$ cat flow/design.v
module CORDIC_Stage (
	input clk,
	input rst,
	input sign_in,
	input USE_SIN_in,
	input [7:0] ite,
	input [32:0] arctan_in_1,
	input [32:0] arctan_in_2,
	input [32:0] target_in,
	input [32:0] curr_angle_in,
	input [32:0] x_in,
	input [32:0] y_in,
	output sign_out,
	output USE_SIN_out,
	output [32:0] curr_angle_out,
	output [32:0] x_out,
	output [32:0] y_out,
	output [32:0] target_out
	);
	reg sign;
	reg [32:0] x[0:1];
	reg [32:0] y[0:1];
	reg [32:0] y_tmp[0:3];
	reg [32:0] x_tmp[0:3];
	reg [3:0] count[0:1];
	reg [32:0] current_angle[0:1];
	reg [32:0] atan[0:1];
	reg [32:0] target_q;
	reg USE_SIN_q;
	reg sign_q;
	reg [32:0] x_q;
	reg [32:0] y_q;
	reg [32:0] current_angle_q;
	always @(posedge clk) begin
			sign = sign_in;
			target_q <= target_in;
			USE_SIN_q <= USE_SIN_in;
			count[0] = ite[7:4];
			y_tmp[0] = sign ? y_in : ~y_in+1;
			y_tmp[1] = {y_tmp[0][32], y_tmp[0][31:0]>>count[0]};
			x_tmp[0] = sign ? x_in : ~x_in+1;
			x_tmp[1] = {x_tmp[0][32], x_tmp[0][31:0]>>count[0]};
			x[0] = x_in + y_tmp[1];
			y[0] = x_tmp[1] + y_in;
			atan[0] = sign ? arctan_in_1 : ~arctan_in_1+1;
			current_angle[0] = curr_angle_in + atan[0];
			if (current_angle[0] > target_in) begin
				sign = 1'b0;
			end
			else begin
				sign = 1'b1;
			end
			count[1] = ite[3:0];
			y_tmp[2] = sign ? y[0] : ~y[0]+1;
			y_tmp[3] = {y_tmp[2][32], y_tmp[2][31:0]>>count[1]};
			x_tmp[2] = sign ? x[0] : ~x[0]+1;
			x_tmp[3] = {x_tmp[2][32], x_tmp[2][31:0]>>count[1]};
			x[1] = x[0] + y_tmp[3];
			y[1] = x_tmp[3] + y[0];
			atan[1] = sign ? arctan_in_2 : ~arctan_in_2+1;
			current_angle[1] = current_angle[0] + atan[1];
			if (current_angle[1] > target_in) begin
				sign = 1'b0;
			end
			else begin
				sign = 1'b1;
			end
			sign_q <= sign;
			x_q <= x[1];
			y_q <= y[1];
			current_angle_q <= current_angle[1];
	end
	assign sign_out = sign_q;
	assign curr_angle_out = current_angle_q;
	assign x_out = x_q;
	assign y_out = y_q;
	assign USE_SIN_out = USE_SIN_q;
	assign target_out = target_q;
endmodule
module CORDIC_Top (
    input clk,
    input [31:0] target,
	 output [31:0] cos_x
);
	wire sign_intermediate[0:6];
	wire USE_SIN_intermediate[0:6];
	wire [32:0] angle_intermediate[0:6];
	wire [32:0] x_intermediate[0:6];
	wire [32:0] y_intermediate[0:6];
	wire [32:0] target_intermediate[0:6];
	wire [32:0] arctan[0:13];
	wire [7:0] ite[0:6];
	wire [32:0] x_init = 33'b01;
	wire [32:0] y_init = 33'b001;
	assign arctan[0]  = 33'b000011111010110110111011000000000;
	assign arctan[1]  = 33'b000001111111010101101110101010000;
	assign arctan[2]  = 33'b000000111111111010101011011110000;
	assign arctan[3]  = 33'b000000011111111111010101010111000;
	assign arctan[4]  = 33'b000000001111111111111010101010110;
	assign arctan[5]  = 33'b000000000111111111111111010101011;
	assign arctan[6]  = 33'b000000000011111111111111111010110;
	assign arctan[7]  = 33'b000000000001111111111111111111011;
	assign arctan[8]  = 33'b000000000000111111111111111111111;
	assign arctan[9]  = 33'b000000000000100000000000000000000;
	assign arctan[10] = 33'b000000000000010000000000000000000;
	assign arctan[11] = 33'b000000000000001000000000000000000;
	assign arctan[12] = 33'b000000000000000100000000000000000;
	assign arctan[13] = 33'b000000000000000010000000000000000;
	assign ite[0]  = 8'b00100011;
	assign ite[1]  = 8'b01000101;
	assign ite[2]  = 8'b01100111;
	assign ite[3]  = 8'b10001001;
	assign ite[4]  = 8'b10101011;
	assign ite[5]  = 8'b11001101;
	assign ite[6]  = 8'b11101111;
	reg init_sign;
	reg USE_SIN;
	wire [32:0] init_angle = 33'b000111011010110001100111000000000;
	reg [32:0] ext_target;
	reg [32:0] fin_target;
	always @* begin
		ext_target = { 1'b0 , target};
		USE_SIN = 0;
		if (ext_target > init_angle) begin
			if (ext_target > 33'b00111) begin
				fin_target = 33'b011001001000011111101101010100010 + (~ext_target + 1);
				init_sign = 1;
				USE_SIN = 1;
			end else begin
				init_sign = 1;
				fin_target = ext_target;
			end
		end
		else begin
			init_sign = 0;
			fin_target = ext_target;
		end
	end
	CORDIC_Stage stage1(
		 .clk(clk),
		 .sign_in(init_sign),
		 .USE_SIN_in(USE_SIN),
		 .ite(ite[0]),
		 .target_in(fin_target),
		 .arctan_in_1(arctan[0]),
		 .arctan_in_2(arctan[1]),
		 .curr_angle_in(init_angle),
		 .x_in(x_init),
		 .y_in(y_init),
		 .sign_out(sign_intermediate[0]),
		 .curr_angle_out(angle_intermediate[0]),
		 .x_out(x_intermediate[0]),
		 .y_out(y_intermediate[0]),
		 .target_out(target_intermediate[0]),
		 .USE_SIN_out(USE_SIN_intermediate[0])
	);
	CORDIC_Stage stage2(
		 .clk(clk),
		 .sign_in(sign_intermediate[0]),
		 .USE_SIN_in(USE_SIN_intermediate[0]),
		 .ite(ite[1]),
		 .target_in(target_intermediate[0]),
		 .arctan_in_1(arctan[2]),
		 .arctan_in_2(arctan[3]),
		 .curr_angle_in(angle_intermediate[0]),
		 .x_in(x_intermediate[0]),
		 .y_in(y_intermediate[0]),
		 .sign_out(sign_intermediate[1]),
		 .curr_angle_out(angle_intermediate[1]),
		 .x_out(x_intermediate[1]),
		 .y_out(y_intermediate[1]),
		 .target_out(target_intermediate[1]),
		 .USE_SIN_out(USE_SIN_intermediate[1])
	);
	CORDIC_Stage stage3(
		 .clk(clk),
		 .sign_in(sign_intermediate[1]),
		 .USE_SIN_in(USE_SIN_intermediate[1]),
		 .ite(ite[2]),
		 .target_in(target_intermediate[1]),
		 .arctan_in_1(arctan[4]),
		 .arctan_in_2(arctan[5]),
		 .curr_angle_in(angle_intermediate[1]),
		 .x_in(x_intermediate[1]),
		 .y_in(y_intermediate[1]),
		 .sign_out(sign_intermediate[2]),
		 .curr_angle_out(angle_intermediate[2]),
		 .x_out(x_intermediate[2]),
		 .y_out(y_intermediate[2]),
		 .target_out(target_intermediate[2]),
		 .USE_SIN_out(USE_SIN_intermediate[2])
	);
	CORDIC_Stage stage4(
		 .clk(clk),
		 .sign_in(sign_intermediate[2]),
		 .USE_SIN_in(USE_SIN_intermediate[2]),
		 .ite(ite[3]),
		 .target_in(target_intermediate[2]),
		 .arctan_in_1(arctan[6]),
		 .arctan_in_2(arctan[7]),
		 .curr_angle_in(angle_intermediate[2]),
		 .x_in(x_intermediate[2]),
		 .y_in(y_intermediate[2]),
		 .sign_out(sign_intermediate[3]),
		 .curr_angle_out(angle_intermediate[3]),
		 .x_out(x_intermediate[3]),
		 .y_out(y_intermediate[3]),
		 .target_out(target_intermediate[3]),
		 .USE_SIN_out(USE_SIN_intermediate[3])
	);
	CORDIC_Stage stage5(
		 .clk(clk),
		 .sign_in(sign_intermediate[3]),
		 .USE_SIN_in(USE_SIN_intermediate[3]),
		 .ite(ite[4]),
		 .target_in(target_intermediate[3]),
		 .arctan_in_1(arctan[8]),
		 .arctan_in_2(arctan[9]),
		 .curr_angle_in(angle_intermediate[3]),
		 .x_in(x_intermediate[3]),
		 .y_in(y_intermediate[3]),
		 .sign_out(sign_intermediate[4]),
		 .curr_angle_out(angle_intermediate[4]),
		 .x_out(x_intermediate[4]),
		 .y_out(y_intermediate[4]),
		 .target_out(target_intermediate[4]),
		 .USE_SIN_out(USE_SIN_intermediate[4])
	);
	CORDIC_Stage stage6(
		 .clk(clk),
		 .sign_in(sign_intermediate[4]),
		 .USE_SIN_in(USE_SIN_intermediate[4]),
		 .ite(ite[5]),
		 .target_in(target_intermediate[4]),
		 .arctan_in_1(arctan[10]),
		 .arctan_in_2(arctan[11]),
		 .curr_angle_in(angle_intermediate[4]),
		 .x_in(x_intermediate[4]),
		 .y_in(y_intermediate[4]),
		 .sign_out(sign_intermediate[5]),
		 .curr_angle_out(angle_intermediate[5]),
		 .x_out(x_intermediate[5]),
		 .y_out(y_intermediate[5]),
		 .target_out(target_intermediate[5]),
		 .USE_SIN_out(USE_SIN_intermediate[5])
	);
	CORDIC_Stage stage7(
		 .clk(clk),
		 .sign_in(sign_intermediate[5]),
		 .USE_SIN_in(USE_SIN_intermediate[5]),
		 .ite(ite[6]),
		 .target_in(target_intermediate[5]),
		 .arctan_in_1(arctan[12]),
		 .arctan_in_2(arctan[13]),
		 .curr_angle_in(angle_intermediate[5]),
		 .x_in(x_intermediate[5]),
		 .y_in(y_intermediate[5]),
		 .sign_out(sign_intermediate[6]),
		 .curr_angle_out(angle_intermediate[6]),
		 .x_out(x_intermediate[6]),
		 .y_out(y_intermediate[6]),
		 .target_out(target_intermediate[6]),
		 .USE_SIN_out(USE_SIN_intermediate[6])
	);
	wire [31:0] K = 32'b01101101111011001010110110001011;
	wire [31:0] done;
	assign done = USE_SIN_intermediate[6] ? y_intermediate[6][31:0] : x_intermediate[6][31:0];
	assign cos_x = done*K;
endmodule
$ cat flow/run.sh
#!/bin/bash
# the make line also repeats each setting of config.mk as NAME=value (left out here)
make -C /OpenROAD-flow-scripts/flow DESIGN_CONFIG=/design/flow/config.mk WORK_HOME=/design/flow/orfs CLKGATE_MAP_FILE= finish
$ cat flow/config.mk
export PLATFORM = sky130hd
export DESIGN_NAME = CORDIC_Top
export DESIGN_NICKNAME = CORDIC_Top
export VERILOG_FILES = /design/flow/design.v
export SDC_FILE = /design/flow/constraint.sdc
export NUM_CORES = 4
export LEC_CHECK = 0
export CAP_MARGIN = 20
export CORE_MARGIN = 2
export CORE_UTILIZATION = 72
export CTS_CLUSTER_DIAMETER = 188
export CTS_CLUSTER_SIZE = 99
export SETUP_SLACK_MARGIN = 1.44
export SLEW_MARGIN = 20
export TNS_END_PERCENT = 5
$ cat flow/constraint.sdc
create_clock -name core_clock -period 6.77 [get_ports {clk}]
set_input_delay 1.3540 -clock core_clock [delete_from_list [all_inputs] [get_ports {clk}]]
set_output_delay 1.3540 -clock core_clock [all_outputs]
set_load 0.01 [all_outputs]
==> Implementation_results.wiki, run 1 <==
=== Physical design figures ===
{| class="wikitable"
! Metric !! Value
|-
| Flip-flops with a built-in enable || 0
|-
| Std-Cell Rows || around 110
|-
| Die Area || just under 0.09 mm^2
|-
| Last stage reached || clock tree synthesis
|-
| Yosys aoi share || 18.4%
|-
| Yosys warns || 9
|-
| DPL Wire Length || ~170,000 um
|-
| Avg Cell Area, Syn || between 8 and 9 um^2
|-
| Mux cell area share after synthesis || less than 1%
|-
| Die extent in y || between 200 and 300 um
|-
| Floorplan core density || between 70% and 80%
|-
| Top area cells in the synthesized netlist || ha_1 22%, dfxtp_1 19%, xnor2_1 8.5%
|-
| Area leader share || a little over a fifth
|-
| Sequential fraction of the synthesis area || 18.8%
|-
| Most numerous cell types in the synthesized netlist || 1,046 x ha_1, 808 x inv_1, 589 x xnor2_1
|-
| Total cell area reported by yosys after synthesis || ~0.061 mm^2
|-
| Net count entering floorplan || between 8k and 9k
|-
| Basic-gate share of the synthesized area counting and, or, nand and nor cells || between 10% and 20%
|-
| Tally of buffers added on design ports || 64
|-
| GPL Wtd Cong || ~1.0
|-
| Register bit count reported by yosys || ~570
|-
| Width of the die || 295 um
|-
| Number of top-level design ports || around 65
|-
| Placeable core region || roughly 0.084 mm^2
|-
| Post-Synth Adder-Cell Area || around 29%
|-
| Count of cell types in the netlist || roughly 100
|-
| Cell accounting for the most synthesized area || ha_1
|-
| Most common flop cell mapped by yosys || dfxtp_1
|-
| Async set-reset flop share out of synthesis || 0%
|-
| Status || did not finish
|-
| Mapped cell area || 0.0608 mm^2
|-
| Tool Error || [ERROR DPL-0033] detailed placement checks failed during check placement.
|-
| XOR-XNOR Cells, Area Fraction || 12.4%
|-
| Post-placement setup slack || -2.50 ns
|-
| Cell count in the Yosys report || 7,232
|-
| Cell Count Post-Placement || 10.3k
|-
| Largest family of logic cells by area || adder cells
|-
| Most numerous cell in the Yosys netlist || ha_1
|-
| Number of instances in the synthesized netlist || between 7k and 8k
|}
stage by stage:
stage	hold WS, ns	instance area [um^2]
floorplan	0.323	61400
detailed placement	0.335	77300
global placement	0.335	77300
==> run 2: changes to the inputs <==
Settings changed: CAP_MARGIN 20 to 5, CORE_MARGIN 2 to 7, CORE_UTILIZATION 72 to 37, CTS_CLUSTER_DIAMETER 188 to default, CTS_CLUSTER_SIZE 99 to 53, GPL_ROUTABILITY_DRIVEN from default to 1, HOLD_SLACK_MARGIN from default to 0.25, MAX_ROUTING_LAYER from default to met4, PLACE_DENSITY_LB_ADDON from default to 0.24, SETUP_SLACK_MARGIN 1.44 to default, SLEW_MARGIN 20 to 5.
Clock period 6.77 ns to 12.6 ns, I/O delays scaled along.
==> run 2 against run 1 <==
- the run now finishes clean
- area after synthesis unchanged
- synthesized cell count unchanged
- die area increased by 100%
==> Implementation_results.wiki, run 2 <==
=== Physical design figures ===
{| class="wikitable"
! Metric !! Value
|-
| Status || timing/DRC/antenna clean (was did not finish)
|-
| Count of cell types in the netlist || 101 (unchanged)
|-
| Cell count in the Yosys report || 7,232 (unchanged)
|-
| Yosys warns || 9 (unchanged)
|-
| Critical Path Source || stage3.sign_q$_DFF_P_
|-
| Max stage delay cell, worst path || a2111oi_0
|-
| Final Hold Viols || 0
|-
| Max Fanout on Critical Path || 26
|-
| Most numerous cell in the Yosys netlist || ha_1 (unchanged)
|-
| Mapped cell area || 0.0608 mm^2 (unchanged)
|-
| Post-placement setup slack || 0.407 ns (was -2.50 ns)
|-
| Die Area || 0.176 mm^2 (was 0.0868 mm^2)
|-
| Total count of max-transition violations in the final report || 0
|-
| Net count entering floorplan || 8,525 (unchanged)
|-
| Basic-gate share of the synthesized area counting and, or, nand and nor cells || 16.0% (unchanged)
|-
| Clock buffer count from CTS || ~70
|-
| Number of endpoints failing setup at the final stage || 0
|-
| Total cell area reported by yosys after synthesis || 0.0608 mm^2 (unchanged)
|-
| Number of top-level design ports || 65 (unchanged)
|-
| Setup clock skew after layout || approximately 0.036 ns
|-
| Path class of the lowest-slack min-delay path || reg -> reg
|-
| Final period demand of the worst path || roughly 12 ns
|-
| Cell accounting for the most synthesized area || ha_1 (unchanged)
|-
| Register bit count reported by yosys || 572 (unchanged)
|-
| Number of instances in the synthesized netlist || 7,232 (unchanged)
|-
| Worst endpoint data arrival time || 12.12 ns
|-
| Number of max-capacitance violations reported || 0
|-
| Cell area after placement || 0.0639 mm^2 (was 0.0773 mm^2)
|-
| Clock root buffer || clkbuf_16
|-
| Width of the die || 419 um (was 295 um)
|-
| Aggregate global-route resource usage || between 10% and 20%
|-
| Flip-flops with a built-in enable || 0 (unchanged)
|-
| Die extent in y || 419 um (was 295 um)
|-
| TritonCTS clock tree || done
|-
| Required time of the worst setup path || between 10 and 15 ns
|-
| Most numerous cell types in the synthesized netlist || 1,046 x ha_1, 808 x inv_1, 589 x xnor2_1 (unchanged)
|-
| Floorplan core density || 37.3% (was 72.6%)
|-
| First-pass detailed-route iteration total || 7
|-
| DPL Wire Length || 140,000 um (was 172,000 um)
|-
| Number of gates on the worst path with buffers counted || 44
|-
| Placeable core region || 0.163 mm^2 (was 0.0837 mm^2)
|-
| DRC marker count from the first detailed-route iteration || approximately 2.3k
|-
| Post-Synth Adder-Cell Area || 28.6% (unchanged)
|-
| GPL Wtd Cong || 0.925 (was 1.04)
|-
| Period utilization || 91.5%
|-
| Largest family of logic cells by area || adder cells (unchanged)
|-
| Std-Cell Rows || 148 (was 106)
|-
| Most common flop cell mapped by yosys || dfxtp_1 (unchanged)
|-
| Critical path buffers and inverters || 2
|-
| Register clock-pin slew on the reported worst setup and hold paths || roughly 0.07 ns
|-
| FILL cells || 16.6k
|-
| Register area || approximately 0.011 mm^2
|-
| Sequential fraction of the synthesis area || 18.8% (unchanged)
|-
| Hold Path Sink || stage3.target_q[27]$_DFF_P_
|-
| Type of the worst setup path || reg -> reg
|-
| Gr ovfl total || 0
|-
| Critical R2R Capture || stage4.sign_q$_DFF_P_
|-
| Global-route wire length before repair || approximately 260,000 um
|-
| Hold path startpoint || stage2.target_q[27]$_DFF_P_
|-
| Crit path largest cell delay || 0.76 ns
|-
| Number of vias per cell after detailed routing || about 5.2
|-
| Instance count along the most critical hold path || 0
|-
| CTS sink cnt || between 500 and 600
|-
| H-tree depth || 3
|-
| Area growth from synthesis to layout || 9.05%
|-
| Clk latency late pin || roughly 0.67 ns
|-
| Worst setup slack after layout || ~1.1 ns
|-
| Maximum number of pins on one net before global-route repair || ~46
|-
| DR WL/cell || around 17 um
|-
| Worst Hold Slack || 0.330 ns
|-
| Number of OpenROAD warnings || between 50 and 60
|-
| RSZ-0062 raised after global routing || false
|-
| Slew headroom || 26.8%
|-
| Number of antenna violations at the first check in global routing || 2
|-
| End of the critical path || stage4.sign_q$_DFF_P_
|-
| Logic cell area || 0.0459 mm^2
|-
| Area leader share || 21.5% (unchanged)
|-
| Top area cells in the synthesized netlist || ha_1 22%, dfxtp_1 19%, xnor2_1 8.5% (unchanged)
|-
| Cells on worst reg2reg path || roughly 44
|-
| Via count of the routed design || approximately 50k
|-
| NumNets Final || 8,588
|-
| Mux cell area share after synthesis || 0.0679% (unchanged)
|-
| Number of global-route vias before repair || slightly below 50k
|-
| DRC violations left || 0
|-
| Async set-reset flop share out of synthesis || 0% (unchanged)
|-
| Post-Layout Inst Area || 0.0663 mm^2
|-
| Maximum buffer depth of the clock tree || 3
|-
| CP endpoint kind || flip-flop
|-
| Startpoint class of the critical path || flip-flop
|-
| Total negative slack || 0 ns
|-
| Final wirelength || around 160,000 um
|-
| Transition time of the tightest slew-check pin || 1.10 ns
|-
| # hold bufs at CTS || 0
|-
| Minimum setup slack among reg-to-reg paths || between 1 and 1.5 ns
|-
| Most used cell, CP || o21ai_0
|-
| Residual antenna-violating net count after detailed routing || 0
|-
| Avg Cell Area, Syn || 8.41 um^2 (unchanged)
|-
| Top achievable clock speed || 86.8 MHz
|-
| Setup repair bufs after CTS || 0
|-
| Reg2Reg Launch Point || stage3.sign_q$_DFF_P_
|-
| Tally of buffers added on design ports || 64 (unchanged)
|-
| Yosys aoi share || 18.4% (unchanged)
|-
| XOR-XNOR Cells, Area Fraction || 12.4% (unchanged)
|-
| Family with the most delay on the worst path || AND-OR/OR-AND gates
|}
## run 2: final cells by class
cell class / instances / area share, %
Multi-Input combinational cell: 5757 / 69.3
Sequential cell: 572 / 17.3
Inverter: 811 / 4.59
Tap cell: 2175 / 4.11
Clock buffer: 91 / 3.05
Timing Repair Buffer: 83 / 1.18
Clock inverter: 31 / 0.489
Antenna cell: 1 / 0.00377
## run 2: repair_timing
item	in CTS	in global routing
resized	0	2
hold endpoints to repair	0	0
endpoints found under the setup margin	0	1
## run 2: metal layers
metal / vias to the layer above / global-route usage (%) / wire, um
met1: 23300 / 22.0 / 72700
met2: 802 / 32.5 / 78500
met5: - / - / 0
met3: 257 / 2.07 / 5010
met4: 0 / 6.36 / 6480
li1: 25600 / - / -
## run 2: stage by stage
| stage | utilization, % | std cells |
|---|---|---|
| 2_1_floorplan | - | 7232 |
| 3_3_place_gp | 39.2 | 9398 |
| 3_5_place_dp | 39.2 | 9398 |
| 4_1_cts | 40.7 | 9520 |
| 5_1_grt | 40.7 | 9521 |
| 6_report | 40.7 | 9521 |
==> run 3: changes to the inputs <==
Settings changed: CAP_MARGIN 5 to 20, CELL_PAD_IN_SITES_GLOBAL_PLACEMENT from default to 3, CORE_MARGIN 7 to 3, CORE_UTILIZATION 37 to 35, CTS_CLUSTER_SIZE 53 to 66, HOLD_SLACK_MARGIN 0.25 to -0.05, MAX_ROUTING_LAYER met4 to met5, PLACE_DENSITY_LB_ADDON 0.24 to 0.04, SLEW_MARGIN 5 to 20.
Clock period 12.6 ns to 10.6 ns, I/O delays scaled along.
==> run 3 against run 2 <==
- first-iteration DRC count up 9.4%
- sequential share of layout area shrank 0.29 points
- routed wire length rose by 20%
- sequential cell count unchanged
- largest cell class unchanged
==> Implementation_results.wiki, run 3 <==
=== Physical design figures ===
{| class="wikitable"
! Metric !! Value
|-
| Status || timing/DRC/antenna clean (unchanged)
|-
| Die extent in y || 423 um (was 419 um)
|-
| Max stage delay cell, worst path || clkdlybuf4s50_1 (was a2111oi_0)
|-
| Type of the worst setup path || reg -> out (was reg -> reg)
|-
| Number of global-route vias before repair || 50.5k (was 49.6k)
|-
| Critical path buffers and inverters || 5 (was 2)
|-
| # hold bufs at CTS || 0 (unchanged)
|-
| Hold Path Sink || stage6.target_q[27]$_DFF_P_ (was stage3.target_q[27]$_DFF_P_)
|-
| Tally of buffers added on design ports || 64 (unchanged)
|-
| FILL cells || 17.7k (was 16.6k)
|-
| Gr ovfl total || 0 (unchanged)
|-
| Hold path startpoint || stage5.target_q[27]$_DFF_P_ (was stage2.target_q[27]$_DFF_P_)
|-
| Placeable core region || 0.172 mm^2 (was 0.163 mm^2)
|-
| Reg2Reg Launch Point || stage3.sign_q$_DFF_P_ (unchanged)
|-
| Clock buffer count from CTS || 75 (was 70)
|-
| Cell Count Post-Placement || 9,607 (was 9,398)
|-
| Clk latency late pin || 0.69 ns (was 0.67 ns)
|-
| CP endpoint kind || primary output (was flip-flop)
|-
| Routing usage on met3 || 2.05% (was 2.07%)
|-
| Cell accounting for the most synthesized area || ha_1 (unchanged)
|-
| Aggregate global-route resource usage || 21.5% (was 18.5%)
|-
| Area growth from synthesis to layout || 10.9% (was 9.05%)
|-
| Number of OpenROAD warnings || 55 (unchanged)
|-
| Post-Layout Inst Area || 0.0674 mm^2 (was 0.0663 mm^2)
|-
| Top area cells in the synthesized netlist || ha_1 22%, dfxtp_1 19%, xnor2_1 8.5% (unchanged)
|-
| Register clock-pin slew on the reported worst setup and hold paths || 0.07 ns (about the same)
|-
| Final Hold Viols || 0 (unchanged)
|-
| Setup clock skew after layout || 0.0339 ns (was 0.0363 ns)
|-
| Total cell area reported by yosys after synthesis || 0.0608 mm^2 (unchanged)
|-
| Top achievable clock speed || just under 100 MHz
|-
| Clock root buffer || clkbuf_16 (unchanged)
|-
| Count of cell types in the netlist || 101 (unchanged)
|-
| Final wirelength || 195,000 um (was 163,000 um)
|-
| Instance count along the most critical hold path || 0 (unchanged)
|-
| Highest-utilization routing layer at the global route stage || met2 (unchanged)
|-
| Cell count in the Yosys report || 7,232 (unchanged)
|-
| Cell Count, Final, Fillers Out || 9,751 (was 9,521)
|-
| Crit path largest cell delay || 0.64 ns (was 0.76 ns)
|-
| Yosys warns || 9 (unchanged)
|-
| Number of antenna violations at the first check in global routing || 4 (was 2)
|-
| Mapped cell area || 0.0608 mm^2 (unchanged)
|-
| Critical R2R Capture || stage4.sign_q$_DFF_P_ (unchanged)
|-
| DPL Wire Length || 169,000 um (was 140,000 um)
|-
| Number of endpoints failing setup at the final stage || 0 (unchanged)
|-
| Avg Cell Area, Syn || 8.41 um^2 (unchanged)
|-
| End of the critical path || cos_x[29] (was stage4.sign_q$_DFF_P_)
|-
| H-tree depth || 3 (unchanged)
|-
| Sequential fraction of the synthesis area || 18.8% (unchanged)
|-
| Floorplan core density || 35.3% (was 37.3%)
|-
| Global-route track usage on met2 || 37.2% (was 32.5%)
|-
| First-pass detailed-route iteration total || 5 (was 7)
|-
| Path class of the lowest-slack min-delay path || reg -> reg (unchanged)
|-
| Number of top-level design ports || 65 (unchanged)
|-
| Max Fanout on Critical Path || 6 (was 26)
|-
| Width of the die || 423 um (was 419 um)
|-
| Worst endpoint data arrival time || 7.98 ns (was 12.12 ns)
|-
| Most used cell, CP || ha_1 (was o21ai_0)
|-
| Maximum buffer depth of the clock tree || 3 (unchanged)
|-
| Transition time of the tightest slew-check pin || 1.03 ns (was 1.10 ns)
|-
| NumNets Final || 8,667 (was 8,588)
|-
| Startpoint class of the critical path || flip-flop (unchanged)
|-
| Die Area || 0.179 mm^2 (was 0.176 mm^2)
|-
| DRC marker count from the first detailed-route iteration || 2,547 (was 2,329)
|-
| DR WL/cell || 20.0 um (was 17.1 um)
|-
| Number of vias per cell after detailed routing || 5.15 (was 5.24)
|-
| Critical Path Source || stage7.y_q[1]$_DFF_P_ (was stage3.sign_q$_DFF_P_)
|-
| XOR-XNOR Cells, Area Fraction || 12.4% (unchanged)
|-
| Number of gates on the worst path with buffers counted || 24 (was 44)
|-
| Maximum number of pins on one net before global-route repair || 35 (was 46)
|-
| Area leader share || 21.5% (unchanged)
|-
| Required time of the worst setup path || 8.48 ns (was 13.19 ns)
|-
| Most common flop cell mapped by yosys || dfxtp_1 (unchanged)
|-
| DRC violations left || 0 (unchanged)
|-
| Number of max-capacitance violations reported || 0 (unchanged)
|-
| Total count of max-transition violations in the final report || 0 (unchanged)
|-
| Final period demand of the worst path || between 10 and 15 ns
|-
| Cells on worst reg2reg path || 49 (was 44)
|-
| Mux cell area share after synthesis || 0.0679% (unchanged)
|-
| Most numerous cell types in the synthesized netlist || 1,046 x ha_1, 808 x inv_1, 589 x xnor2_1 (unchanged)
|-
| RSZ-0062 raised after global routing || false (unchanged)
|-
| Family with the most delay on the worst path || adder cells (was AND-OR/OR-AND gates)
|-
| Async set-reset flop share out of synthesis || 0% (unchanged)
|-
| TritonCTS clock tree || done (unchanged)
|-
| Largest family of logic cells by area || adder cells (unchanged)
|-
| Period utilization || 95.2% (was 91.5%)
|-
| Total negative slack || 0 ns (unchanged)
|-
| Residual antenna-violating net count after detailed routing || 0 (unchanged)
|-
| Net count entering floorplan || 8,525 (unchanged)
|-
| Post-Synth Adder-Cell Area || 28.6% (unchanged)
|-
| Number of instances in the synthesized netlist || 7,232 (unchanged)
|-
| Register bit count reported by yosys || 572 (unchanged)
|-
| Flip-flops with a built-in enable || 0 (unchanged)
|-
| Most numerous cell in the Yosys netlist || ha_1 (unchanged)
|-
| Via count of the routed design || 50.2k (was 49.9k)
|-
| Std-Cell Rows || 152 (was 148)
|-
| Slew headroom || 31.3% (was 26.8%)
|-
| Cell-by-cell trace of the critical path || ha_1, fa_1, ha_1, inv_1, fa_1, inv_1, ha_1, ha_1, inv_1, fa_1, inv_1, fa_1, ha_1, or2_2, a21o_1, a31o_2, o41a_1, a41o_1, nor4_2, nor4_1, o21a_1, nor2_1, xnor2_2, clkdlybuf4s50_1
|-
| Global-route met1 utilization || 28.6% (was 22.0%)
|-
| CTS sink cnt || 572 (unchanged)
|-
| Global-route wire length before repair || 302,000 um (was 260,000 um)
|-
| Yosys aoi share || 18.4% (unchanged)
|-
| Basic-gate share of the synthesized area counting and, or, nand and nor cells || 16.0% (unchanged)
|-
| Cell area after placement || 0.0647 mm^2 (was 0.0639 mm^2)
|-
| GPL Wtd Cong || 0.880 (was 0.925)
|-
| Minimum setup slack among reg-to-reg paths || 0.75 ns (was 1.07 ns)
|}
==> run 3: area by class of cell <==
type / instances / area [um^2] / area share (%)
Antenna cell: 6 / 15.0 / 0.0223
Clock buffer: 92 / 2070 / 3.07
Clock inverter: 46 / 609 / 0.904
Inverter: 811 / 3050 / 4.52
Multi-Input combinational cell: 5757 / 46000 / 68.2
Sequential cell: 572 / 11500 / 17.0
Tap cell: 2310 / 2890 / 4.29
Timing Repair Buffer: 157 / 1370 / 2.03
==> run 3: repair_timing <==
item,4_1_cts,5_1_grt
buffers inserted,0,0
setup endpoints to repair,2,4
resized,3,5
hold endpoints to repair,0,0
==> run 3: layer usage <==
metal  up-vias  share of wire, %
li1      25700                 -
met1     23600                47
met2       641                47
met3       176               2.6
met4         0               2.9
met5         -                 0
==> run 3: per-stage QoR <==
stage	hold WS, ns	worst slack, ns	utilization, %
floorplan	0.323	0.488	-
global placement	0.338	0.586	37.6
detailed placement	0.336	0.575	37.6
CTS	0.350	0.0731	39.2
global route	0.354	0.0269	39.2
finish	0.341	0.504	39.2
==> run 4: changes to the inputs <==
Settings changed: CELL_PAD_IN_SITES_GLOBAL_PLACEMENT 3 to 0, CORE_UTILIZATION 35 to 72, CTS_CLUSTER_SIZE 66 to 28, HOLD_SLACK_MARGIN -0.05 to default, MAX_ROUTING_LAYER met5 to met4, PLACE_DENSITY_LB_ADDON 0.04 to 0.18.
==> run 4 against run 3 <==
- still clean
- global-route usage is 15 points higher
- final cell count shrank 13%
- synthesized cell count unchanged
- final area decreased by 3.3%
- first-iteration DRC count rose by 15%
- sequential cell count unchanged
- critical endpoint is now cos_x[30]
- largest cell class unchanged
==> Implementation_results.wiki, run 4 <==
=== Physical design figures ===
{| class="wikitable"
! Metric !! Value
|-
| Status || timing/DRC/antenna clean (unchanged)
|-
| Width of the die || 297 um (was 423 um)
|-
| DR WL/cell || 18.8 um (was 20.0 um)
|-
| Maximum buffer depth of the clock tree || 3 (unchanged)
|-
| First-pass detailed-route iteration total || 6 (was 5)
|-
| DRC marker count from the first detailed-route iteration || 2,936 (was 2,547)
|-
| Sequential fraction of the synthesis area || 18.8% (unchanged)
|-
| Hold path startpoint || stage4.target_q[21]$_DFF_P_ (was stage5.target_q[27]$_DFF_P_)
|-
| Post-Synth Adder-Cell Area || 28.6% (unchanged)
|-
| Worst endpoint data arrival time || 8.19 ns (was 7.98 ns)
|-
| Yosys aoi share || 18.4% (unchanged)
|-
| XOR-XNOR Cells, Area Fraction || 12.4% (unchanged)
|-
| Hold Path Sink || stage5.target_q[21]$_DFF_P_ (was stage6.target_q[27]$_DFF_P_)
|-
| Cell Count Post-Placement || 8,367 (was 9,607)
|-
| Period utilization || 97.2% (was 95.2%)
|-
| Crit path largest cell delay || 0.68 ns (was 0.64 ns)
|-
| Avg Cell Area, Syn || 8.41 um^2 (unchanged)
|-
| Residual antenna-violating net count after detailed routing || 0 (unchanged)
|-
| DPL Wire Length || 130,000 um (was 169,000 um)
|-
| Most numerous cell in the Yosys netlist || ha_1 (unchanged)
|-
| CTS sink cnt || 572 (unchanged)
|-
| Async set-reset flop share out of synthesis || 0% (unchanged)
|-
| Clock buffer count from CTS || 66 (was 75)
|-
| Type of the worst setup path || reg -> out (unchanged)
|-
| Number of antenna violations at the first check in global routing || 2 (was 4)
|-
| TritonCTS clock tree || done (unchanged)
|-
| Via count of the routed design || 52.5k (was 50.2k)
|-
| CP endpoint kind || primary output (unchanged)
|-
| Clk latency late pin || 0.64 ns (was 0.69 ns)
|-
| Number of global-route vias before repair || 52.5k (was 50.5k)
|-
| Most common flop cell mapped by yosys || dfxtp_1 (unchanged)
|-
| Maximum number of pins on one net before global-route repair || 40 (was 35)
|-
| Minimum setup slack among reg-to-reg paths || 0.74 ns (was 0.75 ns)
|-
| Mux cell area share after synthesis || 0.0679% (unchanged)
|-
| Area growth from synthesis to layout || 7.26% (was 10.9%)
|-
| Yosys warns || 9 (unchanged)
|-
| Critical path buffers and inverters || 3 (was 5)
|-
| Instance count along the most critical hold path || 0 (unchanged)
|-
| Max Fanout on Critical Path || 5 (was 6)
|-
| Top area cells in the synthesized netlist || ha_1 22%, dfxtp_1 19%, xnor2_1 8.5% (unchanged)
|-
| Clock root buffer || clkbuf_16 (unchanged)
|-
| Mapped cell area || 0.0608 mm^2 (unchanged)
|-
| Most used cell, CP || fa_1 (was ha_1)
|-
| Placeable core region || 0.0829 mm^2 (was 0.172 mm^2)
|-
| Reg2Reg Launch Point || stage4.sign_q$_DFF_P_ (was stage3.sign_q$_DFF_P_)
|-
| Net count entering floorplan || 8,525 (unchanged)
|-
| Transition time of the tightest slew-check pin || 1.10 ns (was 1.03 ns)
|-
| Area leader share || 21.5% (unchanged)
|-
| Startpoint class of the critical path || flip-flop (unchanged)
|-
| Cells on worst reg2reg path || 40 (was 49)
|-
| Cell area after placement || 0.0628 mm^2 (was 0.0647 mm^2)
|-
| Final Hold Viols || 0 (unchanged)
|-
| Cell accounting for the most synthesized area || ha_1 (unchanged)
|-
| RSZ-0062 raised after global routing || true (was false)
|-
| Top achievable clock speed || 97.0 MHz (was 99.1 MHz)
|-
| Number of top-level design ports || 65 (unchanged)
|-
| Die extent in y || 297 um (was 423 um)
|-
| Gr ovfl total || 0 (unchanged)
|-
| Max stage delay cell, worst path || o41ai_1 (was clkdlybuf4s50_1)
|-
| Cell-by-cell trace of the critical path || ha_1, inv_1, fa_1, fa_1, fa_1, fa_1, inv_1, fa_1, fa_1, fa_1, ha_1, and3_1, and3_1, o211ai_1, nand3_1, o41ai_1, o2111ai_1, a21oi_1, xnor2_1, clkdlybuf4s50_1 (was ha_1, fa_1, ha_1, inv_1, fa_1, inv_1, ha_1, ha_1, inv_1, fa_1, inv_1, fa_1, ha_1, or2_2, a21o_1, a31o_2, o41a_1, a41o_1, nor4_2, nor4_1, o21a_1, nor2_1, xnor2_2, clkdlybuf4s50_1)
|-
| Path class of the lowest-slack min-delay path || reg -> reg (unchanged)
|-
| Floorplan core density || 73.3% (was 35.3%)
|-
| Cell count in the Yosys report || 7,232 (unchanged)
|-
| Count of cell types in the netlist || 101 (unchanged)
|-
| Highest-utilization routing layer at the global route stage || met2 (unchanged)
|-
| GPL Wtd Cong || 0.981 (was 0.880)
|-
| Family with the most delay on the worst path || adder cells (unchanged)
|-
| Post-Layout Inst Area || 0.0652 mm^2 (was 0.0674 mm^2)
|-
| Total count of max-transition violations in the final report || 0 (unchanged)
|-
| Tally of buffers added on design ports || 64 (unchanged)
|-
| Critical R2R Capture || stage5.x_q[30]$_DFF_P_ (was stage4.sign_q$_DFF_P_)
|-
| H-tree depth || 3 (unchanged)
|-
| Register bit count reported by yosys || 572 (unchanged)
|-
| Register clock-pin slew on the reported worst setup and hold paths || 0.06 ns (was 0.07 ns)
|-
| Largest family of logic cells by area || adder cells (unchanged)
|-
| Number of OpenROAD warnings || 56 (was 55)
|-
| Die Area || 0.0880 mm^2 (was 0.179 mm^2)
|-
| Final wirelength || 160,000 um (was 195,000 um)
|-
| Final period demand of the worst path || 10.31 ns (was 10.10 ns)
|-
| Required time of the worst setup path || 8.48 ns (about the same)
|-
| Flip-flops with a built-in enable || 0 (unchanged)
|-
| FILL cells || 5,723 (was 17.7k)
|-
| Total cell area reported by yosys after synthesis || 0.0608 mm^2 (unchanged)
|-
| Number of endpoints failing setup at the final stage || 0 (unchanged)
|-
| Std-Cell Rows || 105 (was 152)
|-
| Basic-gate share of the synthesized area counting and, or, nand and nor cells || 16.0% (unchanged)
|-
| Slew headroom || 26.3% (was 31.3%)
|-
| Number of max-capacitance violations reported || 0 (unchanged)
|-
| Global-route track usage on met2 || 66.4% (was 37.2%)
|-
| NumNets Final || 8,605 (was 8,667)
|-
| DRC violations left || 0 (unchanged)
|-
| End of the critical path || cos_x[30] (was cos_x[29])
|-
| Global-route met1 utilization || 39.2% (was 28.6%)
|-
| Global-route wire length before repair || 257,000 um (was 302,000 um)
|-
| Routing usage on met3 || 4.27% (was 2.05%)
|-
| Number of gates on the worst path with buffers counted || 20 (was 24)
|-
| Most numerous cell types in the synthesized netlist || 1,046 x ha_1, 808 x inv_1, 589 x xnor2_1 (unchanged)
|-
| Cell Count, Final, Fillers Out || 8,485 (was 9,751)
|-
| # hold bufs at CTS || 0 (unchanged)
|-
| Number of instances in the synthesized netlist || 7,232 (unchanged)
|-
| Number of vias per cell after detailed routing || 6.19 (was 5.15)
|-
| Antenna Diode Count || 0 (was 6)
|-
| Aggregate global-route resource usage || 36.8% (was 21.5%)
|-
| Critical Path Source || stage7.y_q[15]$_DFF_P_ (was stage7.y_q[1]$_DFF_P_)
|-
| Setup clock skew after layout || 0.0332 ns (was 0.0339 ns)
|}
## run 4: layer usage
| layer | up-vias | routed length, um |
|---|---|---|
| met3 | 563 | 7290 |
| met2 | 1555 | 79800 |
| li1 | 25600 | - |
| met5 | - | 0 |
| met1 | 24700 | 62300 |
| met4 | 0 | 10200 |
## run 4: stage by stage
step                utilization, %  setup TNS [ns]  hold slack, ns  setup slack, ns
detailed placement            75.7               0           0.336            0.537
finish                        78.7               0           0.328            0.293
floorplan                        -               0           0.323            0.488
CTS                           78.6               0           0.331            0.132
global placement              75.7               0           0.324            0.757
global route                  78.7         -0.0367           0.335          -0.0367
## run 4: area by class of cell
type	count	area, um^2	share of cell area (%)
clock inverter	33	534	0.819
timing repair buffer	104	941	1.44
multi-input combinational	5757	46000	70.5
sequential	572	11500	17.6
clock buffer	85	1840	2.83
tap	1123	1410	2.16
inverter	811	3040	4.67
## run 4: timing repair
action | CTS | global route
setup endpoints to repair | 0 | 8
buffers inserted | 0 | 0
resized | 0 | 15
==> run 5: changes to the inputs <==
Settings changed: CELL_PAD_IN_SITES_GLOBAL_PLACEMENT 0 to default, CORE_MARGIN 3 to 2, CTS_CLUSTER_DIAMETER from default to 188, CTS_CLUSTER_SIZE 28 to 99, GPL_ROUTABILITY_DRIVEN 1 to default, MAX_ROUTING_LAYER met4 to default, PLACE_DENSITY from default to 0.42, PLACE_DENSITY_LB_ADDON 0.18 to default.
Clock period 10.6 ns to 5.55 ns, I/O delays scaled along.
==> run 5 against run 4 <==
- the run now fails in detailed placement
- area after synthesis stayed put
- synthesized cell count stayed put
- die area is 1.3% lower
==> Implementation_results.wiki, run 5 <==
=== Physical design figures ===
{| class="wikitable"
! Metric !! Value
|-
| Flip-flops with a built-in enable || 0 (unchanged)
|-
| Tally of buffers added on design ports || 64 (unchanged)
|-
| Cell count in the Yosys report || 7,232 (unchanged)
|-
| Tool Error || [ERROR DPL-0033] detailed placement checks failed during check placement.
|-
| XOR-XNOR Cells, Area Fraction || 12.4% (unchanged)
|-
| Width of the die || 295 um (was 297 um)
|-
| Async set-reset flop share out of synthesis || 0% (unchanged)
|-
| Most common flop cell mapped by yosys || dfxtp_1 (unchanged)
|-
| Yosys aoi share || 18.4% (unchanged)
|-
| Die extent in y || 295 um (was 297 um)
|-
| GPL Wtd Cong || 1.02 (was 0.981)
|-
| Largest family of logic cells by area || adder cells (unchanged)
|-
| Sequential fraction of the synthesis area || 18.8% (unchanged)
|-
| Mapped cell area || 0.0608 mm^2 (unchanged)
|-
| Net count entering floorplan || 8,525 (unchanged)
|-
| Std-Cell Rows || 106 (was 105)
|-
| Register bit count reported by yosys || 572 (unchanged)
|-
| Number of top-level design ports || 65 (unchanged)
|-
| Die Area || 0.0868 mm^2 (was 0.0880 mm^2)
|-
| Last stage reached || detailed placement
|-
| Most numerous cell types in the synthesized netlist || 1,046 x ha_1, 808 x inv_1, 589 x xnor2_1 (unchanged)
|-
| Most numerous cell in the Yosys netlist || ha_1 (unchanged)
|-
| Area leader share || 21.5% (unchanged)
|-
| Status || did not finish (was timing/DRC/antenna clean)
|-
| Cell accounting for the most synthesized area || ha_1 (unchanged)
|-
| Basic-gate share of the synthesized area counting and, or, nand and nor cells || 16.0% (unchanged)
|-
| Mux cell area share after synthesis || 0.0679% (unchanged)
|-
| Floorplan core density || 72.6% (was 73.3%)
|-
| Count of cell types in the netlist || 101 (unchanged)
|-
| Number of instances in the synthesized netlist || 7,232 (unchanged)
|-
| Yosys warns || 9 (unchanged)
|-
| Placeable core region || 0.0837 mm^2 (was 0.0829 mm^2)
|-
| Avg Cell Area, Syn || 8.41 um^2 (unchanged)
|-
| Top area cells in the synthesized netlist || ha_1 22%, dfxtp_1 19%, xnor2_1 8.5% (unchanged)
|-
| Post-Synth Adder-Cell Area || 28.6% (unchanged)
|-
| Total cell area reported by yosys after synthesis || 0.0608 mm^2 (unchanged)
|}
[run 5: metrics by stage]
step | worst slack, ns | hold WS, ns
after floorplan | -2.50 | 0.323
after global placement | -3.12 | 0.331
==> run 6: changes to the inputs <==
Settings changed: ABC_AREA from default to 1, CORE_ASPECT_RATIO from default to 0.5, CTS_CLUSTER_DIAMETER 188 to 399, CTS_CLUSTER_SIZE 99 to 95, PLACE_DENSITY 0.42 to default.
Clock period 5.55 ns to 6.61 ns, I/O delays scaled along.
==> run 6 against run 5 <==
- the run fails in global routing
- die area rose by 0.21%
- synthesized cell count rose by 12%
- area after synthesis barely moved
==> Implementation_results.wiki, run 6 <==
=== Physical design figures ===
{| class="wikitable"
! Metric !! Value
|-
| Placeable core region || 0.0837 mm^2 (about the same)
|-
| Die Area || 0.0869 mm^2 (was 0.0868 mm^2)
|-
| Aggregate global-route resource usage || about 64%
|-
| XOR-XNOR Cells, Area Fraction || 12.9% (was 12.4%)
|-
| Yosys warns || 9 (unchanged)
|-
| Std-Cell Rows || 75 (was 106)
|-
| Most common flop cell mapped by yosys || dfxtp_1 (unchanged)
|-
| # hold bufs at CTS || 0
|-
| Width of the die || 415 um (was 295 um)
|-
| Most numerous cell types in the synthesized netlist || 1,379 x nand2_1, 1,256 x inv_1, 1,046 x ha_1 (was 1,046 x ha_1, 808 x inv_1, 589 x xnor2_1)
|-
| Most numerous cell in the Yosys netlist || nand2_1 (was ha_1)
|-
| Top area cells in the synthesized netlist || ha_1 22%, dfxtp_1 19%, xor2_1 9.1% (was ha_1 22%, dfxtp_1 19%, xnor2_1 8.5%)
|-
| Post-placement setup slack || -1.71 ns
|-
| Count of cell types in the netlist || 71 (was 101)
|-
| Register bit count reported by yosys || 572 (unchanged)
|-
| Floorplan core density || 72.7% (was 72.6%)
|-
| Cell accounting for the most synthesized area || ha_1 (unchanged)
|-
| Number of top-level design ports || 65 (unchanged)
|-
| Gr ovfl total || 14
|-
| Cell count in the Yosys report || 8,085 (was 7,232)
|-
| Cell area after placement || approximately 0.074 mm^2
|-
| Maximum buffer depth of the clock tree || 3
|-
| DPL Wire Length || around 160,000 um
|-
| Avg Cell Area, Syn || 7.52 um^2 (was 8.41 um^2)
|-
| Status || did not finish (unchanged)
|-
| Number of instances in the synthesized netlist || 8,085 (was 7,232)
|-
| Die extent in y || 210 um (was 295 um)
|-
| Clock root buffer || clkbuf_16
|-
| Yosys aoi share || 13.4% (was 18.4%)
|-
| GPL Wtd Cong || 1.00 (was 1.02)
|-
| Clock buffer count from CTS || 10
|-
| H-tree depth || 1
|-
| Total cell area reported by yosys after synthesis || 0.0608 mm^2 (about the same)
|-
| Last stage reached || global routing (was detailed placement)
|-
| Net count entering floorplan || 9,378 (was 8,525)
|-
| Flip-flops with a built-in enable || 0 (unchanged)
|-
| Tally of buffers added on design ports || 64 (unchanged)
|-
| Largest family of logic cells by area || adder cells (unchanged)
|-
| Cell Count Post-Placement || 10.7k
|-
| Tool Error || [ERROR GRT-0116] Global routing finished with congestion. Check the congestion regions in the DRC Viewer. (was [ERROR DPL-0033] detailed placement checks failed during check placement.)
|-
| Mapped cell area || 0.0608 mm^2 (about the same)
|-
| Async set-reset flop share out of synthesis || 0% (unchanged)
|-
| Area leader share || 21.5% (about the same)
|-
| Sequential fraction of the synthesis area || 18.8% (about the same)
|-
| Mux cell area share after synthesis || 0% (was 0.0679%)
|-
| Post-Synth Adder-Cell Area || 28.6% (about the same)
|-
| CTS sink cnt || around 570
|-
| Basic-gate share of the synthesized area counting and, or, nand and nor cells || 18.0% (was 16.0%)
|}
[run 6: timing repair]
action                                  CTS
setup buffers                            20
endpoints found under the setup margin  169
gates resized                           429
pin swaps                               132
[run 6: through the flow]
| step | util, % | setup TNS, ns |
|---|---|---|
| after CTS | 90.6 | -35.25 |
| after detailed placement | 88.3 | -80.28 |
| after global placement | 88.3 | -33.27 |
| after floorplan | - | -49.52 |
[run 6: layer usage]
| metal | overflow | track usage (%) |
|---|---|---|
| met5 | 0 | 33.4 |
| met4 | 5 | 56.8 |
| met3 | 4 | 45.4 |
| met2 | 5 | 86.2 |
| met1 | 0 | 64.6 |
==> run 7: changes to the inputs <==
Settings changed: CORE_ASPECT_RATIO 0.5 to default, CTS_CLUSTER_DIAMETER 399 to 188, CTS_CLUSTER_SIZE 95 to 99.
Clock period 6.61 ns to 5.44 ns, I/O delays scaled along.
==> run 7 against run 6 <==
- the flow stops in detailed placement
- die area shrank 0.16%
- area after synthesis is the same
- synthesized cell count is the same
==> Implementation_results.wiki, run 7 <==
=== Physical design figures ===
{| class="wikitable"
! Metric !! Value
|-
| Status || did not finish (unchanged)
|-
| Last stage reached || detailed placement (was global routing)
|-
| Tool Error || [ERROR DPL-0033] detailed placement checks failed during check placement. (was [ERROR GRT-0116] Global routing finished with congestion. Check the congestion regions in the DRC Viewer.)
|-
| Number of top-level design ports || 65 (unchanged)
|-
| Flip-flops with a built-in enable || 0 (unchanged)
|-
| Most numerous cell types in the synthesized netlist || 1,379 x nand2_1, 1,256 x inv_1, 1,046 x ha_1 (unchanged)
|-
| Yosys aoi share || 13.4% (unchanged)
|-
| Area leader share || 21.5% (unchanged)
|-
| Cell accounting for the most synthesized area || ha_1 (unchanged)
|-
| Number of instances in the synthesized netlist || 8,085 (unchanged)
|-
| Yosys warns || 9 (unchanged)
|-
| Mux cell area share after synthesis || 0% (unchanged)
|-
| Basic-gate share of the synthesized area counting and, or, nand and nor cells || 18.0% (unchanged)
|-
| Async set-reset flop share out of synthesis || 0% (unchanged)
|-
| GPL Wtd Cong || 1.04 (was 1.00)
|-
| Top area cells in the synthesized netlist || ha_1 22%, dfxtp_1 19%, xor2_1 9.1% (unchanged)
|-
| Most numerous cell in the Yosys netlist || nand2_1 (unchanged)
|-
| Largest family of logic cells by area || adder cells (unchanged)
|-
| Die extent in y || 295 um (was 210 um)
|-
| Cell count in the Yosys report || 8,085 (unchanged)
|-
| Width of the die || 295 um (was 415 um)
|-
| Tally of buffers added on design ports || 64 (unchanged)
|-
| Most common flop cell mapped by yosys || dfxtp_1 (unchanged)
|-
| Avg Cell Area, Syn || 7.52 um^2 (unchanged)
|-
| Register bit count reported by yosys || 572 (unchanged)
|-
| Die Area || 0.0868 mm^2 (was 0.0869 mm^2)
|-
| Floorplan core density || 72.7% (about the same)
|-
| XOR-XNOR Cells, Area Fraction || 12.9% (unchanged)
|-
| Total cell area reported by yosys after synthesis || 0.0608 mm^2 (unchanged)
|-
| Post-Synth Adder-Cell Area || 28.6% (unchanged)
|-
| Std-Cell Rows || 106 (was 75)
|-
| Mapped cell area || 0.0608 mm^2 (unchanged)
|-
| Count of cell types in the netlist || 71 (unchanged)
|-
| Net count entering floorplan || 9,378 (unchanged)
|-
| Placeable core region || 0.0837 mm^2 (about the same)
|-
| Sequential fraction of the synthesis area || 18.8% (unchanged)
|}
-- run 7: through the flow --
step           instances  worst slack [ns]  hold slack (ns)  cell area (um^2)
3_3_place_gp       11800             -2.22            0.333             82100
2_1_floorplan       8085             -2.41            0.331             61400
==> run 8: changes to the inputs <==
Settings changed: ABC_AREA 1 to default, CTS_CLUSTER_DIAMETER 188 to default, CTS_CLUSTER_SIZE 99 to default, SETUP_SLACK_MARGIN from default to 0.22, TNS_END_PERCENT 5 to default.
Clock period 5.44 ns to 9.19 ns, I/O delays scaled along.
==> run 8 against run 7 <==
- now clean on timing, DRC and antenna
- die area hardly changed
- area after synthesis hardly changed
- synthesized cell count is 11% lower
==> Implementation_results.wiki, run 8 <==
=== Physical design figures ===
{| class="wikitable"
! Metric !! Value
|-
| Path class of the lowest-slack min-delay path || reg -> reg
|-
| Post-Synth Adder-Cell Area || 28.6% (about the same)
|-
| Net count entering floorplan || 8,525 (was 9,378)
|-
| Total count of max-transition violations in the final report || 0
|-
| Cell count in the Yosys report || 7,232 (was 8,085)
|-
| Sequential fraction of the synthesis area || 18.8% (about the same)
|-
| Cell accounting for the most synthesized area || ha_1 (unchanged)
|-
| Period utilization || a little over nine tenths
|-
| Number of vias per cell after detailed routing || between 6 and 7
|-
| DR WL/cell || 18.8 um
|-
| Minimum setup slack among reg-to-reg paths || about 0.36 ns
|-
| Worst endpoint data arrival time || between 7 and 8 ns
|-
| Transition time of the tightest slew-check pin || around 1 ns
|-
| Basic-gate share of the synthesized area counting and, or, nand and nor cells || 16.0% (was 18.0%)
|-
| Number of max-capacitance violations reported || 0
|-
| Width of the die || 295 um (about the same)
|-
| Top achievable clock speed || between 100 and 150 MHz
|-
| Std-Cell Rows || 106 (unchanged)
|-
| Floorplan core density || 72.6% (was 72.7%)
|-
| Residual antenna-violating net count after detailed routing || 0
|-
| Post-Layout Inst Area || slightly below 0.07 mm^2
|-
| Most common flop cell mapped by yosys || dfxtp_1 (unchanged)
|-
| Number of endpoints failing setup at the final stage || 0
|-
| Placeable core region || 0.0837 mm^2 (unchanged)
|-
| Final wirelength || about 160,000 um
|-
| Number of gates on the worst path with buffers counted || 28
|-
| Maximum number of pins on one net before global-route repair || about 40
|-
| Final Hold Viols || 0
|-
| CP endpoint kind || primary output
|-
| Max Fanout on Critical Path || 3
|-
| Register bit count reported by yosys || 572 (unchanged)
|-
| Die Area || 0.0868 mm^2 (about the same)
|-
| Setup clock skew after layout || roughly 0.077 ns
|-
| Crit path largest cell delay || 0.59 ns
|-
| Cell area after placement || between 0.06 and 0.07 mm^2
|-
| DRC violations left || 0
|-
| Post-placement setup slack || about 0.037 ns
|-
| Critical R2R Capture || stage4.sign_q$_DFF_P_
|-
| RSZ-0062 raised after global routing || true
|-
| Most numerous cell types in the synthesized netlist || 1,046 x ha_1, 808 x inv_1, 589 x xnor2_1 (was 1,379 x nand2_1, 1,256 x inv_1, 1,046 x ha_1)
|-
| Hold path startpoint || stage3.target_q[2]$_DFF_P_
|-
| Number of instances in the synthesized netlist || 7,232 (was 8,085)
|-
| Type of the worst setup path || reg -> out
|-
| Family with the most delay on the worst path || adder cells
|-
| Most used cell, CP || inv_2
|-
| Most numerous cell in the Yosys netlist || ha_1 (was nand2_1)
|-
| H-tree depth || 2
|-
| Gr ovfl total || 0
|-
| Cell Count Post-Placement || around 8.5k
|-
| Tally of buffers added on design ports || 64 (unchanged)
|-
| Critical path buffers and inverters || 7
|-
| Yosys warns || 9 (unchanged)
|-
| End of the critical path || cos_x[31]
|-
| Slew headroom || a little under a third
|-
| Reg2Reg Launch Point || stage3.sign_q$_DFF_P_
|-
| Hold Path Sink || stage4.target_q[2]$_DFF_P_
|-
| Status || timing/DRC/antenna clean (was did not finish)
|-
| Mapped cell area || 0.0608 mm^2 (about the same)
|-
| Cells on worst reg2reg path || 41
|-
| Global-route wire length before repair || approximately 260,000 um
|-
| Cell Count, Final, Fillers Out || between 8k and 9k
|-
| Clock buffer count from CTS || roughly 60
|-
| Flip-flops with a built-in enable || 0 (unchanged)
|-
| Number of global-route vias before repair || a little over 50k
|-
| Worst Hold Slack || 0.340 ns
|-
| Fin util || 80.5%
|-
| GPL Wtd Cong || 0.974 (was 1.04)
|-
| Aggregate global-route resource usage || about 36%
|-
| Total cell area reported by yosys after synthesis || 0.0608 mm^2 (about the same)
|-
| Worst setup slack after layout || ~0.18 ns
|-
| Number of antenna violations at the first check in global routing || 3
|-
| TritonCTS clock tree || done
|-
| Register clock-pin slew on the reported worst setup and hold paths || 0.06 ns
|-
| Clk latency late pin || between 0.6 and 0.7 ns
|-
| Critical Path Source || stage7.y_q[5]$_DFF_P_
|-
| Final period demand of the worst path || between 9 and 10 ns
|-
| Top area cells in the synthesized netlist || ha_1 22%, dfxtp_1 19%, xnor2_1 8.5% (was ha_1 22%, dfxtp_1 19%, xor2_1 9.1%)
|-
| Number of top-level design ports || 65 (unchanged)
|-
| Maximum buffer depth of the clock tree || 3
|-
| Area leader share || 21.5% (about the same)
|-
| Async set-reset flop share out of synthesis || 0% (unchanged)
|-
| Yosys aoi share || 18.4% (was 13.4%)
|-
| Count of cell types in the netlist || 101 (was 71)
|-
| Number of OpenROAD warnings || around 60
|-
| Clock root buffer || clkbuf_16
|-
| DPL Wire Length || around 130,000 um
|-
| XOR-XNOR Cells, Area Fraction || 12.4% (was 12.9%)
|-
| Largest family of logic cells by area || adder cells (unchanged)
|-
| Max stage delay cell, worst path || fa_1
|-
| Instance count along the most critical hold path || 0
|-
| Via count of the routed design || between 50k and 60k
|-
| Area growth from synthesis to layout || 10.8%
|-
| Required time of the worst setup path || around 7.4 ns
|-
| Startpoint class of the critical path || flip-flop
|-
| Mux cell area share after synthesis || 0.0679% (was 0%)
|-
| CTS sink cnt || ~570
|-
| NumNets Final || just under 9k
|-
| Antenna Diode Count || 0
|-
| Avg Cell Area, Syn || 8.41 um^2 (was 7.52 um^2)
|-
| Die extent in y || 295 um (about the same)
|-
| First-pass detailed-route iteration total || 6
|-
| DRC marker count from the first detailed-route iteration || 3,411
|}
[run 8: stage by stage]
stage	TNS [ns]
floorplan	0
global placement	0
detailed placement	0
CTS	0
global route	-0.161
finish	0
[run 8: layout make-up]
| cell class | instances | area, um^2 |
|---|---|---|
| timing repair buffer | 260 | 2180 |
| fill | 5679 | 16300 |
| tap | 1134 | 1420 |
| clock inverter | 37 | 586 |
| clock buffer | 76 | 1680 |
| sequential | 572 | 11500 |
| multi-input combinational | 5758 | 46900 |
| inverter | 811 | 3060 |
[run 8: what timing repair did]
item                                    4_1_cts  5_1_grt
hold buffers                                  0        0
resized                                      79      222
endpoints found under the setup margin       26       73
setup buffers                                10       30
gates cloned                                  0        1
pin swaps                                    21      103
endpoints found under the hold margin         0        0
[run 8: metal layers]
layer	vias to the layer above	global-route usage [%]	routed length, um
met2	1724	62.1	75600
met3	408	5.50	10900
li1	25900	-	-
met1	25200	45.8	69200
met4	4	13.6	6510
met5	-	0	20
==> run 9: changes to the inputs <==
Settings changed: CTS_CLUSTER_SIZE from default to 57, MAX_ROUTING_LAYER from default to met4, PLACE_DENSITY_LB_ADDON from default to 0.01, SETUP_SLACK_MARGIN 0.22 to 0.76.
Clock period 9.19 ns to 8.93 ns, I/O delays scaled along.
==> run 9 against run 8 <==
- the layout now fails its checks (negative setup slack)
- global-route usage up 2.9 points
- final cell count is 2.5% higher
- clock-buffer cell count down 4
- non-clock buffer count up 229
- utilization grew 4.4 points
- critical path depth unchanged
- critical path type unchanged
- register-to-register slack got worse by 0.23 ns
- clock skew shrank 0.021 ns
- area after synthesis unchanged
- highest routed layer is now met4
==> Implementation_results.wiki, run 9 <==
=== Physical design figures ===
{| class="wikitable"
! Metric !! Value
|-
| Mux cell area share after synthesis || 0.0679% (unchanged)
|-
| Maximum buffer depth of the clock tree || 3 (unchanged)
|-
| Number of max-capacitance violations reported || 0 (unchanged)
|-
| Worst setup slack after layout || -0.493 ns (was 0.179 ns)
|-
| XOR-XNOR Cells, Area Fraction || 12.4% (unchanged)
|-
| End of the critical path || cos_x[31] (unchanged)
|-
| Area leader share || 21.5% (unchanged)
|-
| Register bit count reported by yosys || 572 (unchanged)
|-
| Worst endpoint data arrival time || 7.64 ns (was 7.17 ns)
|-
| Yosys aoi share || 18.4% (unchanged)
|-
| Path class of the lowest-slack min-delay path || reg -> reg (unchanged)
|-
| Clk latency late pin || 0.70 ns (was 0.68 ns)
|-
| Total cell area reported by yosys after synthesis || 0.0608 mm^2 (unchanged)
|-
| Number of OpenROAD warnings || 58 (was 60)
|-
| Causes of the layout check failure || negative setup slack
|-
| Hold path startpoint || stage2.target_q[30]$_DFF_P_ (was stage3.target_q[2]$_DFF_P_)
|-
| Std-Cell Rows || 106 (unchanged)
|-
| Area growth from synthesis to layout || 16.9% (was 10.8%)
|-
| Residual antenna-violating net count after detailed routing || 0 (unchanged)
|-
| Most numerous cell types in the synthesized netlist || 1,046 x ha_1, 808 x inv_1, 589 x xnor2_1 (unchanged)
|-
| Transition time of the tightest slew-check pin || 1.17 ns (was 1.03 ns)
|-
| TritonCTS clock tree || done (unchanged)
|-
| Top area cells in the synthesized netlist || ha_1 22%, dfxtp_1 19%, xnor2_1 8.5% (unchanged)
|-
| Number of endpoints failing setup at the final stage || 5 (was 0)
|-
| Sequential fraction of the synthesis area || 18.8% (unchanged)
|-
| Startpoint class of the critical path || flip-flop (unchanged)
|-
| Number of global-route vias before repair || 52.9k (was 51.4k)
|-
| Cell Count Post-Placement || 8,576 (was 8,494)
|-
| Final period demand of the worst path || between 9 and 10 ns
|-
| Aggregate global-route resource usage || 39.1% (was 36.2%)
|-
| CP endpoint kind || primary output (unchanged)
|-
| Final Hold Viols || 0 (unchanged)
|-
| Cells on worst reg2reg path || 46 (was 41)
|-
| Worst Hold Slack || 0.332 ns (was 0.340 ns)
|-
| Cell count in the Yosys report || 7,232 (unchanged)
|-
| GPL Wtd Cong || 0.984 (was 0.974)
|-
| Status || failed layout checks (was timing/DRC/antenna clean)
|-
| Die Area || 0.0868 mm^2 (unchanged)
|-
| Required time of the worst setup path || 7.14 ns (was 7.35 ns)
|-
| Reg2Reg Launch Point || stage3.sign_q$_DFF_P_ (unchanged)
|-
| Type of the worst setup path || reg -> out (unchanged)
|-
| Async set-reset flop share out of synthesis || 0% (unchanged)
|-
| # hold bufs at CTS || 0 (unchanged)
|-
| Max Fanout on Critical Path || 3 (unchanged)
|-
| Post-Synth Adder-Cell Area || 28.6% (unchanged)
|-
| Crit path largest cell delay || 0.59 ns (about the same)
|-
| Critical Path Source || stage7.y_q[4]$_DFF_P_ (was stage7.y_q[5]$_DFF_P_)
|-
| Number of top-level design ports || 65 (unchanged)
|-
| Most common flop cell mapped by yosys || dfxtp_1 (unchanged)
|-
| Cell accounting for the most synthesized area || ha_1 (unchanged)
|-
| First-pass detailed-route iteration total || 9 (was 6)
|-
| Avg Cell Area, Syn || 8.41 um^2 (unchanged)
|-
| Number of antenna violations at the first check in global routing || 5 (was 3)
|-
| Global-route wire length before repair || 268,000 um (was 256,000 um)
|-
| Minimum setup slack among reg-to-reg paths || 0.13 ns (was 0.36 ns)
|-
| Most used cell, CP || inv_2 (unchanged)
|-
| Period utilization || 106% (was 98.1%)
|-
| FILL cells || 4,811 (was 5,679)
|-
| Family with the most delay on the worst path || adder cells (unchanged)
|-
| Final wirelength || 180,000 um (was 162,000 um)
|-
| Net count entering floorplan || 8,525 (unchanged)
|-
| Setup clock skew after layout || 0.0552 ns (was 0.0766 ns)
|-
| Yosys warns || 9 (unchanged)
|-
| Gr ovfl total || 0 (unchanged)
|-
| Number of vias per cell after detailed routing || 6.33 (was 6.15)
|}
-- run 9: per-layer routing --
metal	wire, um	GRT usage, %	share of wire [%]	up-vias
met4	8900	15.0	4.9	0
met2	84100	64.9	47	2564
met1	72500	47.3	40	26600
li1	-	-	-	26300
met3	14800	6.82	8.2	663
met5	0	-	0	-
-- run 9: layout make-up --
| class | count | area, um^2 | area share (%) |
|---|---|---|---|
| clock buffer | 72 | 1540 | 2.17 |
| multi-input combinational | 5757 | 49000 | 69.0 |
| inverter | 811 | 3090 | 4.35 |
| sequential | 572 | 11500 | 16.2 |
| antenna | 4 | 10.0 | 0.0141 |
| clock inverter | 27 | 392 | 0.551 |
| tap | 1134 | 1420 | 2.00 |
| timing repair buffer | 489 | 4050 | 5.70 |
-- run 9: metrics by stage --
| step | setup WS (ns) | area, um^2 | TNS, ns | utilization (%) |
|---|---|---|---|---|
| 4_1_cts | 0.0871 | 68200 | 0 | 81.6 |
| 3_5_place_dp | -0.123 | 64400 | -0.249 | 77.0 |
| 6_report | -0.493 | 71100 | -1.15 | 84.9 |
| 2_1_floorplan | 0.679 | 61100 | 0 | - |
| 3_3_place_gp | 0.110 | 64400 | 0 | 77.0 |
| 5_1_grt | -0.705 | 71100 | -2.28 | 84.9 |
-- run 9: timing repair --
| item | in CTS | in global routing |
|---|---|---|
| setup endpoints to repair | 80 | 103 |
| pin swaps | 167 | 244 |
| setup buffers | 83 | 102 |
| cloned | 0 | 2 |
| endpoints found under the hold margin | 0 | 0 |
| gates resized | 344 | 442 |
